== run 1 ==
// cpu
module cpu(clk,rst_n, iaddr, instr, wdata, we, addr, re, rdata, hlt);
For scale: ~2,300 cells after synthesis, about 480 flip-flops, ~85 I/O pins.
make LEC_CHECK=0 CAP_MARGIN=20 CELL_PAD_IN_SITES_DETAIL_PLACEMENT=0 CELL_PAD_IN_SITES_GLOBAL_PLACEMENT=0 CORE_ASPECT_RATIO=1.57 CORE_MARGIN=2 CORE_UTILIZATION=72 CTS_CLUSTER_DIAMETER=298 CTS_CLUSTER_SIZE=35 GPL_ROUTABILITY_DRIVEN=1 PLACE_DENSITY_LB_ADDON=0.03 SETUP_SLACK_MARGIN=0.91 SLEW_MARGIN=15 TNS_END_PERCENT=5 finish   # period 3.12 ns
run.sh (not shown) runs the stock make flow with config.mk's settings and CLKGATE_MAP_FILE=.
Run 1 did not make it past global routing (5_1_grt), where a tool error ended it.
#### Input delta (run 2 over run 1)
Settings: clearing PLACE_DENSITY_LB_ADDON, which used to be 0.03; putting ABC_AREA at 1 where nothing was set; clearing CELL_PAD_IN_SITES_GLOBAL_PLACEMENT, which used to be 0; swapping 298 for 400 in CTS_CLUSTER_DIAMETER; clearing CORE_ASPECT_RATIO, which used to be 1.57; clearing TNS_END_PERCENT, which used to be 5; clearing CELL_PAD_IN_SITES_DETAIL_PLACEMENT, which used to be 0; swapping 35 for 100 in CTS_CLUSTER_SIZE; clearing SETUP_SLACK_MARGIN, which used to be 0.91; clearing GPL_ROUTABILITY_DRIVEN, which used to be 1; swapping 15 for 20 in SLEW_MARGIN; swapping 3.12 for 1.57 in the clock period (ns, I/O delays scaled along).
--- outcome ---
Run 2 did not run to completion, as it errored out during global routing (5_1_grt).
Overall die width, run 2 vs run 1: up by more than 10%
Between run 1 and run 2, the flow reports placed instance area decreasing slightly.
NOTE: weighted congestion reported at the end of routability-driven placement in run 2 falls short of that of run 1
Run 2 against run 1: multiplexer area fraction after synthesis saw a decrease, synthesized area saw a decrease, per-instance average area after synthesis saw a decrease.
Maximum level of the CTS H-tree came out exactly the same in run 2 and run 1.
Between run 2 and run 1, the die size is higher for run 1.
> inputs changed (run 2 -> run 3)
Settings: changing CORE_UTILIZATION from 72 to 26; removing CTS_CLUSTER_DIAMETER (formerly 400); removing CTS_CLUSTER_SIZE (formerly 100); changing CORE_MARGIN from 2 to 9; removing ABC_AREA (formerly 1); setting SETUP_SLACK_MARGIN to 1.39 for the first time; changing the clock period (ns, I/O delays scaled along) from 1.57 to 6.2.
[summary]
Run 2 and run 3: one clean run, run 3; the rest did not finish clean.
Tool error GRT-0116 stopped run 2 during global routing (5_1_grt); no final results.
What run 2 reported for floorplan die area has to be multiplied by 3.1 to get the figure for run 3.
Run 2 → run 3: simple-gate portion of the synthesized area closely matched the old numbers; floorplan core density shrank by 47 points.
--- input diff run 3..run 4 ---
Settings: CORE_UTILIZATION changed from 26 to 72; CORE_MARGIN changed from 9 to 2; SETUP_SLACK_MARGIN changed from 1.39 to 1.15; PLACE_DENSITY newly set to 0.64; CTS_CLUSTER_SIZE newly set to 32; the clock period (ns, I/O delays scaled along) changed from 6.2 to 5.07.
### Flow results
For run 4, the flow was terminated by a tool error in global routing (5_1_grt) and produced no final design. The lower chip height came out of run 4. Run 4 -> run 3: total number of clock tree sinks delta 0, exact match. Relative to run 3, number of gates resized after CTS increased by 550% in run 4. Run 4 ended up with a lower floorplan core area than run 3 did. Run 4: die area lower than run 3. When run 4 is measured against run 3, its final weighted congestion of routability-driven global placement turns out 19% higher. Number of standard cells reported by yosys of run 4 is on par with run 3. The final reports for run 4 and run 3 show effective utilization at floorplan higher in the former. Per the comparison of run 4 with run 3, post-placement cell area fell 580 sq um, floorplan row count has decreased, worst setup slack before clock tree synthesis went down 0.96 ns.
## Diff of input files: run 5 against run 4
Settings: CTS_CLUSTER_SIZE no longer set, was 32; PLACE_DENSITY no longer set, was 0.64; SETUP_SLACK_MARGIN no longer set, was 1.15; CORE_UTILIZATION now 40, was 72; the clock period (ns, I/O delays scaled along) now 6.2, was 5.07.
[summary]
Both conditions hold for run 5: the flow ran to the end and the final layout passed the timing, design-rule and antenna checks. Run 4 failed in global routing (5_1_grt) with GRT-0232. Per the comparison of run 5 with run 4, parity-gate share of the synthesized area counting xor and xnor cells level; horizontal die dimension grew by about 33%. Run 5 has cell resize tally after clock tree synthesis below what run 4 had. Area fraction in full adders, half adders and majority gates came out exactly the same in run 5 and run 4. As far as multiplexer share of the synthesized area goes, run 4 and run 5 are indistinguishable; the numbers are identical. Diff run 4..run 5 | netlist area before placement | unchanged. Against run 4, half-perimeter wire length after detailed placement in run 5 came out better. Compared with run 4, run 5 degrades full die area. Compared with run 4, run 5 shows a lower routability-driven placement congestion ratio. Re die boundary height: run 5 and run 4 aren't equal, and the lower value belongs to run 4.
The following lists how run 6 was set up differently from run 5:
Settings: putting SETUP_SLACK_MARGIN at 0.51 where nothing was set; putting ABC_AREA at 1 where nothing was set; putting CTS_CLUSTER_DIAMETER at 231 where nothing was set; putting CTS_CLUSTER_SIZE at 14 where nothing was set; swapping 40 for 72 in CORE_UTILIZATION; putting PLACE_DENSITY_LB_ADDON at 0.19 where nothing was set; swapping 6.2 for 3.29 in the clock period (ns, I/O delays scaled along).
Findings:
- Run 6 is listed as incomplete: the tool reported an error in global routing (5_1_grt) and the run ended there.
- In terms of adder-cell share of the synthesized area, run 6 and run 5 differ only marginally.
- Delta (run 6 minus run 5): chip area lower, number of cell instances after yosys synthesis higher.
- Relative to run 5, synthesized chip area reported by yosys has decreased by about 4.5% in run 6.
